==> pepper: inputs <==
Design attitude_estimation, start of the top module:
module attitude_estimation(
    input clk,
    input reset,
    output SCLK,
    output MOSI,
    input  MISO_G,
    output SS_G,
    input  MISO_A,
    output SS_A,
    output [15:0] gyro_x,
    output [15:0] gyro_y,
    output [15:0] accl_x,
    output [15:0] accl_y,
    output [15:0] accl_z
    );
clock: 10.8 ns
lec_check: 0
cap_margin: 20
core_margin: 2
core_utilization: 72
max_routing_layer: met4
place_density_lb_addon: 0.01
setup_slack_margin: 3.21
slew_margin: 20
run.sh (not shown) runs the stock make flow with config.mk's settings and CLKGATE_MAP_FILE=.
==> inputs of juniper, as changes to pepper <==
--- a/flow/config.mk
+++ b/flow/config.mk
@@ -7,2 +7,3 @@
 export LEC_CHECK = 0
+export ABC_AREA = 1
 export CAP_MARGIN = 20
@@ -10,5 +11,5 @@
 export CORE_UTILIZATION = 72
-export MAX_ROUTING_LAYER = met4
-export PLACE_DENSITY_LB_ADDON = 0.01
-export SETUP_SLACK_MARGIN = 3.21
+export CTS_CLUSTER_DIAMETER = 384
+export CTS_CLUSTER_SIZE = 98
+export SETUP_SLACK_MARGIN = 1.11
 export SLEW_MARGIN = 20
==> flow/constraint.sdc (replaced) <==
create_clock -name core_clock -period 6.19 [get_ports {clk}]
set_input_delay 1.2380 -clock core_clock [delete_from_list [all_inputs] [get_ports {clk}]]
set_output_delay 1.2380 -clock core_clock [all_outputs]
set_load 0.01 [all_outputs]
==> inputs of willow, as changes to pepper <==
--- a/flow/config.mk
+++ b/flow/config.mk
@@ -7,8 +7,10 @@
 export LEC_CHECK = 0
+export ABC_AREA = 0
 export CAP_MARGIN = 20
 export CORE_MARGIN = 2
-export CORE_UTILIZATION = 72
+export CORE_UTILIZATION = 58
+export GPL_ROUTABILITY_DRIVEN = 1
+export GPL_TIMING_DRIVEN = 1
 export MAX_ROUTING_LAYER = met4
-export PLACE_DENSITY_LB_ADDON = 0.01
-export SETUP_SLACK_MARGIN = 3.21
 export SLEW_MARGIN = 20
+export TNS_END_PERCENT = 40
==> flow/constraint.sdc (replaced) <==
create_clock -name core_clock -period 10.2 [get_ports {clk}]
set_input_delay 2.0400 -clock core_clock [delete_from_list [all_inputs] [get_ports {clk}]]
set_output_delay 2.0400 -clock core_clock [all_outputs]
set_load 0.01 [all_outputs]
==> inputs of xenon, as changes to pepper <==
--- a/flow/config.mk
+++ b/flow/config.mk
@@ -7,8 +7,11 @@
 export LEC_CHECK = 0
+export ABC_AREA = 0
 export CAP_MARGIN = 20
+export CORE_ASPECT_RATIO = 1.04
 export CORE_MARGIN = 2
-export CORE_UTILIZATION = 72
+export CORE_UTILIZATION = 70
+export GPL_ROUTABILITY_DRIVEN = 1
+export GPL_TIMING_DRIVEN = 1
 export MAX_ROUTING_LAYER = met4
-export PLACE_DENSITY_LB_ADDON = 0.01
-export SETUP_SLACK_MARGIN = 3.21
 export SLEW_MARGIN = 20
+export TNS_END_PERCENT = 40
==> flow/constraint.sdc (replaced) <==
create_clock -name core_clock -period 15.1 [get_ports {clk}]
set_input_delay 3.0200 -clock core_clock [delete_from_list [all_inputs] [get_ports {clk}]]
set_output_delay 3.0200 -clock core_clock [all_outputs]
set_load 0.01 [all_outputs]
==> notes <==
- juniper stopped in clock tree synthesis with DPL-0038. willow produced a layout that fails on negative setup slack. xenon finished with timing, DRC and antenna clean. pepper ended with an error in global routing (GRT-0232).
- Against willow, the count of clock-buffer cells in the layout of xenon is lower by 1.
- Between xenon and willow, the lower first-iteration DRC count is in willow (gap 15%, measured against willow).
- Between xenon and willow, the lower sequential power is in xenon (gap 32%, measured against willow).
- Between willow and xenon, the lower via count is in xenon (gap about 14%, measured against xenon).
- Against willow, the clock power of xenon is smaller by 38%.
- Wire length: xenon is smaller than willow (about 16%).
- Between willow and xenon, the lower power is in xenon (gap 55%, measured against xenon).

* * *

==> amber: inputs <==
Starting RTL as in the previous note.
clock: 6.19 ns
lec_check: 0
abc_area: 1
cap_margin: 20
core_margin: 2
core_utilization: 72
cts_cluster_diameter: 384
cts_cluster_size: 100
place_density: 0.4
setup_slack_margin: 1.83
slew_margin: 20
==> inputs of raven, as changes to amber <==
Settings changed: ABC_AREA 1 to default, CORE_UTILIZATION 72 to 10, CTS_CLUSTER_DIAMETER 384 to default, CTS_CLUSTER_SIZE 100 to default, PLACE_DENSITY 0.4 to default, SETUP_SLACK_MARGIN 1.83 to default.
==> flow/constraint.sdc (replaced) <==
create_clock -name core_clock -period 22.1 [get_ports {clk}]
set_input_delay 4.4200 -clock core_clock [delete_from_list [all_inputs] [get_ports {clk}]]
set_output_delay 4.4200 -clock core_clock [all_outputs]
set_load 0.01 [all_outputs]
==> inputs of yarrow, as changes to amber <==
Settings changed: ABC_AREA 1 to default, CAP_MARGIN 20 to 15, CTS_CLUSTER_DIAMETER 384 to default, CTS_CLUSTER_SIZE 100 to default, PLACE_DENSITY 0.4 to 0.36, SETUP_SLACK_MARGIN 1.83 to default.
==> flow/constraint.sdc (replaced) <==
create_clock -name core_clock -period 10.8 [get_ports {clk}]
set_input_delay 2.1600 -clock core_clock [delete_from_list [all_inputs] [get_ports {clk}]]
set_output_delay 2.1600 -clock core_clock [all_outputs]
set_load 0.01 [all_outputs]
==> inputs of cedar, as changes to amber <==
Settings changed: PLACE_DENSITY 0.4 to default, PLACE_DENSITY_LB_ADDON from default to 0.11.
==> impl_metrics.ini <==
; flow metrics
[outcome]
outcome = complete, but fails checks
so_faults = negative setup slack

[final_timing]
setup_slack_ns = -1.68
setup-violations-final = 65

[floorplanning]
coreArea_sq_mm = 0.0552
die_x_um = 240

[logic_synthesis]
synthesis.nets = 5752
common_cells = inv_1, ha_1, fa_1, nor2_1, xnor2_1
synth_cell_types = 90
synth.cellmix.compoundShare = 0.130

[place]
placed_cells = 5858
postPlaceCellArea_sq_mm = 0.0464
the above is filed under yarrow

==> impl_metrics.ini <==
; flow metrics
[logic_synthesis]
synth.cellmix.compoundShare = 0.130
common_cells = inv_1, ha_1, fa_1, nor2_1, xnor2_1
synth_cell_types = 90
synthesis.nets = 5752

[outcome]
outcome = timing/DRC/antenna clean

[floorplanning]
coreArea_sq_mm = 0.400
die_x_um = 638

[place]
placed_cells = 9857

[final_timing]
setup-violations-final = 0
setup_slack_ns = 7.96
the above is filed under raven

==> impl_metrics.ini <==
; physical design summary
[floorplanning]
fp-utilization = 0.730
die_x_um = 249
coreArea_sq_mm = 0.0592

[logic_synthesis]
synth_top_area_share = 0.214
synthesis.nets = 7217
synth_cell_types = 72
synth.cellmix.compoundShare = 0.0876
most_common_cell = inv_1

[outcome]
outcome = stopped before the end
run.stop_error = [ERROR DPL-0033] detailed placement checks failed during check placement.
haltStage = detailed placement
the above is filed under cedar

==> impl_metrics.ini <==
; physical design summary
[logic_synthesis]
ys.flop_type = dfxtp_1
common_cells = inv_1, nand2_1, ha_1, nor2_1, fa_1
synth_cell_types = 72
synth.cellmix.compoundShare = 0.0876

[floorplanning]
die_x_um = 249
coreArea_sq_mm = 0.0592
die_area_sq_mm = 0.0621
fp-utilization = 0.730

[outcome]
run.stop_error = [ERROR DPL-0038] Utilization greater than 100%, impossible to legalize
haltStage = clock tree synthesis
outcome = stopped before the end

[place]
postPlaceCellArea_sq_mm = 0.0575
placed_cells = 8288
the above is filed under amber


* * *

==> run a <==
attitude_estimation again, from the RTL that the note above started with.
Settings: LEC_CHECK=0, ABC_AREA=0, CAP_MARGIN=20, CELL_PAD_IN_SITES_DETAIL_PLACEMENT=2, CORE_ASPECT_RATIO=1.18, CORE_MARGIN=2, CORE_UTILIZATION=41, CTS_CLUSTER_SIZE=82, GPL_ROUTABILITY_DRIVEN=1, GPL_TIMING_DRIVEN=1, HOLD_SLACK_MARGIN=0.22, MAX_ROUTING_LAYER=met4, SLEW_MARGIN=20, TNS_END_PERCENT=40; clock period 10.2 ns.
==> inputs of run b, as changes to run a <==
==> flow/config.mk (replaced) <==
export PLATFORM = sky130hd
export DESIGN_NAME = attitude_estimation
export DESIGN_NICKNAME = attitude_estimation
export VERILOG_FILES = /design/flow/design.v
export SDC_FILE = /design/flow/constraint.sdc
export NUM_CORES = 4
export LEC_CHECK = 0
export ABC_AREA = 1
export CAP_MARGIN = 20
export CORE_MARGIN = 2
export CORE_UTILIZATION = 70
export CTS_CLUSTER_DIAMETER = 206
export PLACE_DENSITY_LB_ADDON = 0.01
export SLEW_MARGIN = 20
==> flow/constraint.sdc (replaced) <==
create_clock -name core_clock -period 10.9 [get_ports {clk}]
set_input_delay 2.1800 -clock core_clock [delete_from_list [all_inputs] [get_ports {clk}]]
set_output_delay 2.1800 -clock core_clock [all_outputs]
set_load 0.01 [all_outputs]
==> inputs of run c, as changes to run a <==
==> flow/config.mk (replaced) <==
export PLATFORM = sky130hd
export DESIGN_NAME = attitude_estimation
export DESIGN_NICKNAME = attitude_estimation
export VERILOG_FILES = /design/flow/design.v
export SDC_FILE = /design/flow/constraint.sdc
export NUM_CORES = 4
export LEC_CHECK = 0
export CAP_MARGIN = 20
export CORE_MARGIN = 2
export CORE_UTILIZATION = 72
export CTS_CLUSTER_SIZE = 51
export PLACE_DENSITY = 0.35
export SETUP_SLACK_MARGIN = 1.36
export SLEW_MARGIN = 20
==> flow/constraint.sdc (replaced) <==
create_clock -name core_clock -period 5.3 [get_ports {clk}]
set_input_delay 1.0600 -clock core_clock [delete_from_list [all_inputs] [get_ports {clk}]]
set_output_delay 1.0600 -clock core_clock [all_outputs]
set_load 0.01 [all_outputs]
==> qor summary <==
                                                                          run b                   run a                   run c
Result of the run                                                finished clean  stopped before the end  stopped before the end
Failing step                                                                  -            3_5_place_dp                 4_1_cts
Floorplan die width                                                      253 um                  292 um                  240 um
Post-synthesis net count                                                   7217                    5752                    5752
Row cnt                                                                      91                     124                      86
Die Footprint                                                       63800 sq um            101000 sq um             57800 sq um
Number of placed instances with taps included                              6936                       -                    6602
Placeable core region                                               61400 sq um             97100 sq um             55200 sq um
Die Height                                                               253 um                  344 um                  240 um
Proportion of synthesized area in mux cells                             0.0463%                   3.47%                   3.47%
Mean post-synth cell area                                            7.10 sq um              8.69 sq um              8.69 sq um
Yosys cell types                                                             72                      90                      90
Placement Cell Area                                                 45100 sq um                       -             52800 sq um
Simple-gate share of the synthesized area                                 24.7%                   13.1%                   13.1%
Post-Place Setup Slack                                                  -101 ps                       -                -6740 ps
Adder Share, Synth                                                        39.0%                   41.9%                   41.9%
Post-DP HPWL                                                           94400 um                       -               127000 um
Yosys cell count                                                           6093                    4628                    4628
Seq/Total Area, Yosys                                                     10.6%                   11.4%                   11.4%
Area share of the largest cell type after synthesis                       21.4%                   23.0%                   23.0%
Mapped cell area                                                    43300 sq um             40200 sq um             40200 sq um
XORs/XNORs by Area                                                        5.06%                   8.83%                   8.83%
Placer Congestion                                                         0.998                   0.909                   0.995
Area reported by Yosys stat                                         43300 sq um             40200 sq um             40200 sq um
Top cell type by instance count after synthesis                           inv_1                   inv_1                   inv_1
Starting utilization of the core area                                     70.5%                   41.4%                   72.9%
Synthesized-area fraction occupied by ao, oa, aoi and oai cells           8.76%                   13.0%                   13.0%
Synth Instances                                                            6093                    4628                    4628

* * *

==> inputs of try-pepper <==
Starting RTL as in the previous note.
clock: 11.2 ns
lec_check: 0
abc_area: 0
cap_margin: 20
core_margin: 2
core_utilization: 72
gpl_routability_driven: 1
gpl_timing_driven: 1
max_routing_layer: met4
place_density_lb_addon: 0.0
slew_margin: 20
tns_end_percent: 40
==> try-garnet (differences from try-pepper) <==
Settings changed: ABC_AREA 0 to unset, GPL_ROUTABILITY_DRIVEN 1 to unset, GPL_TIMING_DRIVEN 1 to unset, SETUP_SLACK_MARGIN set to 3.21, TNS_END_PERCENT 40 to unset.
==> flow/constraint.sdc (replaced) <==
create_clock -name core_clock -period 10.8 [get_ports {clk}]
set_input_delay 2.1600 -clock core_clock [delete_from_list [all_inputs] [get_ports {clk}]]
set_output_delay 2.1600 -clock core_clock [all_outputs]
set_load 0.01 [all_outputs]
==> try-sierra (differences from try-pepper) <==
Settings changed: ABC_AREA 0 to unset, CORE_ASPECT_RATIO set to 1.21, CORE_UTILIZATION 72 to 65, CTS_CLUSTER_SIZE set to 12, MAX_ROUTING_LAYER met4 to unset, MIN_ROUTING_LAYER set to met2, TNS_END_PERCENT 40 to unset.
==> flow/constraint.sdc (replaced) <==
create_clock -name core_clock -period 16.0 [get_ports {clk}]
set_input_delay 3.2000 -clock core_clock [delete_from_list [all_inputs] [get_ports {clk}]]
set_output_delay 3.2000 -clock core_clock [all_outputs]
set_load 0.01 [all_outputs]
==> results <==
metric	try-sierra	try-pepper	try-garnet
Share of final layout cell area taken by clock buffers and inverters	2.043%	1.747%	-
Total count of hold-check failures in the final report	0	0	-
Worst setup path start	bridge.register_buffer[31]	bridge.register_buffer[31]	-
Outcome	timing/DRC/antenna clean	finished with violations	did not finish
Stage where the flow stopped	-	-	global routing
Violated checks	-	negative setup slack	-
Cell depth of the worst hold path	2	2	-
CLK BUF	36	33	-
Total buffers and inverters traversed by the critical path	5	7	-
Register fraction of the total cell area	10.79%	9.415%	-
Average routed wire per standard cell	16.40 um	20.73 um	-
First-iteration detailed-routing DRC count	7041	3391	-
Power group with the highest consumption	clock	clock	-
Detailed Routing Iterations Pass 1	51	6	-
Ant diodes	0	0	-

* * *

==> 07-21: inputs <==
Starting RTL as in the previous note.
Settings: LEC_CHECK=0, ABC_AREA=1, CAP_MARGIN=20, CORE_MARGIN=2, CORE_UTILIZATION=72, CTS_CLUSTER_DIAMETER=207, GPL_ROUTABILITY_DRIVEN=1, GPL_TIMING_DRIVEN=1, MAX_ROUTING_LAYER=met4, PLACE_DENSITY_LB_ADDON=0.03, SLEW_MARGIN=20, TNS_END_PERCENT=40; clock period 11.2 ns.
==> inputs of 10-25, as changes to 07-21 <==
==> flow/config.mk (replaced) <==
export PLATFORM = sky130hd
export DESIGN_NAME = attitude_estimation
export DESIGN_NICKNAME = attitude_estimation
export VERILOG_FILES = /design/flow/design.v
export SDC_FILE = /design/flow/constraint.sdc
export NUM_CORES = 4
export LEC_CHECK = 0
export CAP_MARGIN = 20
export CORE_MARGIN = 2
export CORE_UTILIZATION = 72
export CTS_CLUSTER_SIZE = 51
export PLACE_DENSITY = 0.35
export SETUP_SLACK_MARGIN = 1.36
export SLEW_MARGIN = 20
==> flow/constraint.sdc (replaced) <==
create_clock -name core_clock -period 5.42 [get_ports {clk}]
set_input_delay 1.0840 -clock core_clock [delete_from_list [all_inputs] [get_ports {clk}]]
set_output_delay 1.0840 -clock core_clock [all_outputs]
set_load 0.01 [all_outputs]
==> inputs of 04-10, as changes to 07-21 <==
==> flow/config.mk (replaced) <==
export PLATFORM = sky130hd
export DESIGN_NAME = attitude_estimation
export DESIGN_NICKNAME = attitude_estimation
export VERILOG_FILES = /design/flow/design.v
export SDC_FILE = /design/flow/constraint.sdc
export NUM_CORES = 4
export LEC_CHECK = 0
export CAP_MARGIN = 20
export CORE_MARGIN = 2
export CORE_UTILIZATION = 40
export SLEW_MARGIN = 20
==> flow/constraint.sdc (replaced) <==
create_clock -name core_clock -period 25.0 [get_ports {clk}]
set_input_delay 5.0000 -clock core_clock [delete_from_list [all_inputs] [get_ports {clk}]]
set_output_delay 5.0000 -clock core_clock [all_outputs]
set_load 0.01 [all_outputs]
==> qor summary <==
Status: 04-10 timing/DRC/antenna clean; 10-25 aborted with a tool error; 07-21 timing/DRC/antenna clean
Last stage reached: 04-10 -; 10-25 4_1_cts; 07-21 -
Routed met2 length: 04-10 41430 µm; 10-25 -; 07-21 57970 µm
Placed instance area: 04-10 42310 µm²; 10-25 52820 µm²; 07-21 45010 µm²
Switching power as a share of total power: 04-10 24.01%; 10-25 -; 07-21 30.95%
Clock sink count: 04-10 229; 10-25 -; 07-21 229
Global-route total usage across every layer: 04-10 18.15%; 10-25 -; 07-21 39.04%
Number of buffers added by the clock tree synthesis step: 04-10 29; 10-25 -; 07-21 28
Pins over their slew limit: 04-10 0; 10-25 -; 07-21 0
Synth Area in Adders: 04-10 41.91%; 10-25 41.91%; 07-21 38.99%
Initial antenna violation count: 04-10 2; 10-25 -; 07-21 2
Met1 routing resource usage after global routing: 04-10 25.78%; 10-25 -; 07-21 48.70%
Width of the die: 04-10 321.2 µm; 10-25 240.4 µm; 07-21 249.1 µm
Mapped Nets: 04-10 5752; 10-25 5752; 07-21 7217
Leftover overflow at the end of global routing: 04-10 0; 10-25 -; 07-21 0
Worst hold stages: 04-10 1; 10-25 -; 07-21 1
Detailed Route WL: 04-10 92970 µm; 10-25 -; 07-21 120500 µm
Worst reg2reg path depth: 04-10 56; 10-25 -; 07-21 55
Combinational Gates: 04-10 3520; 10-25 -; 07-21 4510
Final worst hold slack: 04-10 0.4503 ns; 10-25 -; 07-21 0.4203 ns
Area taken by multi-input logic gates: 04-10 32340 µm²; 10-25 -; 07-21 34090 µm²
1st-pass router iterations: 04-10 6; 10-25 -; 07-21 9
Beginning of the worst hold path: 04-10 master.spi_if.count_bytes_done$_SDFFE_PP0P_; 10-25 -; 07-21 master.spi_if.count_bytes_done$_SDFFE_PP0P_
TritonCTS clock tree: 04-10 yes; 10-25 -; 07-21 yes
Average size of a mapped cell: 04-10 8.695 µm²; 10-25 8.695 µm²; 07-21 7.100 µm²
Power is estimated from default activity; no workload was simulated.
